==> flow/design.v (excerpt) <==
module mdc (clk, rst_n, start, A, B, out, done);
input clk, rst_n, start;
input [7:0] A, B;
output reg [7:0] out;
output reg done;
reg [1:0] state;
reg [7:0] A_aux, B_aux;
localparam IDLE = 2'b00;
localparam SUBTRACT = 2'b01;
localparam FINISHED = 2'b10;
always @(posedge clk or negedge rst_n) begin
    if (!rst_n) begin
        state <= IDLE;
        out <= 0;
        done <= 0;
    end else begin
        done <= 0;
        case (state)
            IDLE: begin
                state <= IDLE;
                if (start) begin
                    state <= SUBTRACT;
                    A_aux <= A;
                    B_aux <= B;
                end
            end
            SUBTRACT: begin
                state <= SUBTRACT;
                if (A_aux > B_aux)
                    A_aux <= A_aux - B_aux;
                else if (B_aux > A_aux)
                    B_aux <= B_aux - A_aux;
                else
                    state <= FINISHED;
            end
            FINISHED: begin
                state <= IDLE;
                done <= 1;
  ...
clock: 4.0 ns
lec_check: 0
cap_margin: 20
core_aspect_ratio: 0.5
core_margin: 2
core_utilization: 69
cts_buf_list: sky130_fd_sc_hd__clkbuf_16
slew_margin: 20
tns_end_percent: 15
run.sh (not shown) runs the stock make flow with config.mk's settings and CLKGATE_MAP_FILE=.
Edit:
--- a/flow/config.mk
+++ b/flow/config.mk
@@ -8,4 +8,4 @@
-export CAP_MARGIN = 20
-export CORE_ASPECT_RATIO = 0.5
-export CORE_MARGIN = 2
-export CORE_UTILIZATION = 69
+export CAP_MARGIN = 15
+export CORE_ASPECT_RATIO = 0.59
+export CORE_MARGIN = 4
+export CORE_UTILIZATION = 43
@@ -13,2 +13,7 @@
-export SLEW_MARGIN = 20
-export TNS_END_PERCENT = 15
+export CTS_CLUSTER_DIAMETER = 304
+export GPL_ROUTABILITY_DRIVEN = 0
+export GPL_TIMING_DRIVEN = 0
+export HOLD_SLACK_MARGIN = 0.23
+export PLACE_DENSITY_LB_ADDON = 0.14
+export SLEW_MARGIN = 15
+export TNS_END_PERCENT = 40
Outcome: Non-clock buffer count goes up by 9; power came out lower by 4.6%; setup slack gains 0.095 ns; wire length came out lower by 17%; synthesized area is unchanged; global-route usage went down by 21 points; maximum frequency went up by 3.2%; final area rose by 3.1%; worst hold slack loses 0.13 ns; final cell count climbs by 12%; clock-buffer cell count went up by 1.
Edit:
==> flow/config.mk (replaced) <==
export PLATFORM = sky130hd
export DESIGN_NAME = mdc
export DESIGN_NICKNAME = mdc
export VERILOG_FILES = /design/flow/design.v
export SDC_FILE = /design/flow/constraint.sdc
export NUM_CORES = 4
export LEC_CHECK = 0
export CAP_MARGIN = 20
export CELL_PAD_IN_SITES_DETAIL_PLACEMENT = 1
export CELL_PAD_IN_SITES_GLOBAL_PLACEMENT = 1
export CORE_MARGIN = 8
export CORE_UTILIZATION = 40
export CTS_BUF_LIST = sky130_fd_sc_hd__clkbuf_16
export GPL_ROUTABILITY_DRIVEN = 0
export MIN_ROUTING_LAYER = met2
export PLACE_DENSITY_LB_ADDON = 0.28
export SETUP_SLACK_MARGIN = 0.2
export SLEW_MARGIN = 20
Result: Core utilization came out lower by 6.6 points; first-iteration DRC count went up by 110%; area after synthesis stays the same; via count goes up by 39%; cell area shrinks by 2.3%; combinational power stays flat.
Edit:
--- a/flow/config.mk
+++ b/flow/config.mk
@@ -9,2 +9 @@
-export CELL_PAD_IN_SITES_DETAIL_PLACEMENT = 1
-export CELL_PAD_IN_SITES_GLOBAL_PLACEMENT = 1
+export CORE_ASPECT_RATIO = 0.5
@@ -14,4 +13,2 @@
-export GPL_ROUTABILITY_DRIVEN = 0
-export MIN_ROUTING_LAYER = met2
-export PLACE_DENSITY_LB_ADDON = 0.28
-export SETUP_SLACK_MARGIN = 0.2
+export CTS_CLUSTER_DIAMETER = 388
+export CTS_CLUSTER_SIZE = 100
@@ -18,0 +16 @@
+export TNS_END_PERCENT = 10
Worst setup slack is better by 0.079 ns.
Cell area stays flat.
Register-to-register slack is better by 0.08 ns.
Edit:
--- a/flow/config.mk
+++ b/flow/config.mk
@@ -9,3 +9,2 @@
-export CORE_ASPECT_RATIO = 0.5
-export CORE_MARGIN = 8
-export CORE_UTILIZATION = 40
+export CORE_MARGIN = 2
+export CORE_UTILIZATION = 43
@@ -13,2 +12 @@
-export CTS_CLUSTER_DIAMETER = 388
-export CTS_CLUSTER_SIZE = 100
+export HOLD_SLACK_MARGIN = 0.23
@@ -16 +13,0 @@
-export TNS_END_PERCENT = 10
What happened:
- via count stays flat
- clock power hardly moves
- worst setup slack gains 0.034 ns
- global-route usage goes up by 5.9 points
- die size is lower by 32%
- final cell count fell by 6.4%
- synthesized cell count is unchanged
- count of clock-buffer cells in the layout is unchanged
- critical path depth does not change
Edit:
--- a/flow/config.mk
+++ b/flow/config.mk
@@ -8,2 +8,2 @@
-export CAP_MARGIN = 20
-export CORE_MARGIN = 2
+export CAP_MARGIN = 15
+export CORE_MARGIN = 10
@@ -13 +13 @@
-export SLEW_MARGIN = 20
+export SLEW_MARGIN = 15
Via count goes up by 2.4%.
Clock-buffer cell count stays the same.
Non-clock buffer count stays the same.
Cell area does not change.
Sequential share of layout area stays the same.
First-iteration DRC count goes up by 68%.
Core utilization is lower by 0.37 points.
Wire length rises by 5.6%.
Synthesized cell count stays the same.

---

Setup of run A:
Starting RTL as in the previous note.
export LEC_CHECK = 0
export CAP_MARGIN = 40
export CORE_ASPECT_RATIO = 0.5
export CORE_MARGIN = 10
export CORE_UTILIZATION = 56
export CTS_BUF_LIST = sky130_fd_sc_hd__clkbuf_16
export CTS_CLUSTER_DIAMETER = 214
export CTS_CLUSTER_SIZE = 89
export GPL_TIMING_DRIVEN = 1
export HOLD_SLACK_MARGIN = 0.3
export PLACE_DENSITY = 0.36
export SETUP_SLACK_MARGIN = -0.48
export SLEW_MARGIN = 20
export TNS_END_PERCENT = 5
create_clock -name core_clock -period 4.87 [get_ports {clk}]
Both conditions hold for run A: the flow ran to the end and the final layout passed the timing, design-rule and antenna checks.
--- input diff run A..run B ---
- CORE_UTILIZATION changed from 56 to 72
- CAP_MARGIN changed from 40 to 0
- HOLD_SLACK_MARGIN removed (was 0.3)
- CORE_MARGIN changed from 10 to 2
- SETUP_SLACK_MARGIN removed (was -0.48)
Run B finished end to end and its layout was clean on timing, DRC and antenna. Run B against run A: routed wire length went up; non-clock buffer count went down; final critical-path setup slack went down. Summary of run B over run A: share of power burned in the clock network went up 2.6 points, areal power density over the cells increased about 9%. Total routing resource utilization after global routing in run B is 23 points above run A. Of the two candidates, run A has the worse total die size and run B the better one.
diff inputs: run B => run C
- setting ABC_AREA to 1 for the first time
- changing CAP_MARGIN from 0 to 20
- removing PLACE_DENSITY (formerly 0.36)
- removing CORE_ASPECT_RATIO (formerly 0.5)
- removing TNS_END_PERCENT (formerly 5)
- removing GPL_TIMING_DRIVEN (formerly 1)
- removing CTS_CLUSTER_DIAMETER (formerly 214)
- removing CTS_CLUSTER_SIZE (formerly 89)
- changing the clock period (ns, I/O delays scaled along) from 4.87 to 2.27
--- outcome ---
Stage in which a tool error killed run C: global routing (5_1_grt).
Run B finished all stages; the layout is clean.
In run C, post-synthesis adder-cell area fraction is higher than in run B.
NOTE post-placement cell area run B->run C decreased slightly
Note that the vertical die dimension recorded for run C amounts to 1.3 times the value seen in run B.
In the reports for run B and run C, the smaller synthesis area per yosys belongs to run C.
Relative to run B, the instance count after placement with tap cells included measured on run C has increased by more than 10%.
Input changes introduced in run D (baseline for comparison: run C):
- a deleted ABC_AREA that had been 1
- a change of CORE_UTILIZATION from 72 to 31
- a change of the clock period (ns, I/O delays scaled along) from 2.27 to 2.85
Findings:
Run D closes out successfully: all stages finished, all timing, DRC and antenna checks passed.
Standard cell core area: run D and run C compared, lower one is run C
Against run C, run D comes in 0.40 ns higher on worst setup timing slack at the placement stage.
From run C to run D, number of synthesized register bits did not move at all.
NOTE number of cells produced by synthesis run C->run D decreased by more than 10%
For run E, these inputs were changed with respect to run D:
- a change of CORE_UTILIZATION from 31 to 68
- an added ABC_AREA of 1
- a change of the clock period (ns, I/O delays scaled along) from 2.85 to 1.99
==> results <==
- Tool error GRT-0232 stopped run E during global routing (5_1_grt); no final results.
- The number of setup buffers added after CTS reported for run E is greater than that of run D by 9.
- The number of gates resized after CTS in run E was higher than what run D gave.
- Of run E and run D, it is run E that has the lower area fraction in compound gates.
- Diff run D -> run E: area enclosed by the die boundary went down by 3800 sq um, chip area in the Yosys report went down by about 4.6%, gate count after technology mapping went up by about 20%, per-instance average area after synthesis went down by 21%.
Inputs modified between run E and run F:
- changing CORE_UTILIZATION from 68 to 63
- removing ABC_AREA (formerly 1)
- changing the clock period (ns, I/O delays scaled along) from 1.99 to 2.27
- For post-synthesis cell count, dividing the value from run F by the value from run E gives 0.833.
- Against run E, run F reports a floorplan core area that is higher.
- Run F ends up with a synthesized area that is about 5% higher than in run E.
- Run F vs. run E: yosys cell count shrank by 17%; summed standard-cell area reported by yosys now sits higher; placed wire-length estimate went up 8.8%.
- Per the comparison of run F with run E, die boundary height picked up an extra 3.4 um; adder-cell area share of the yosys netlist shows a reduction of 0.59 points.
- Run F: full flow OK, the timing, design-rule and antenna checks passed
- Between run E and run F, the flow reports floorplan die area increasing by more than 10%.
- Post-synthesis sequential area ratio (lower): run F
No activity file was given, so power comes from the tool's default toggle rates.
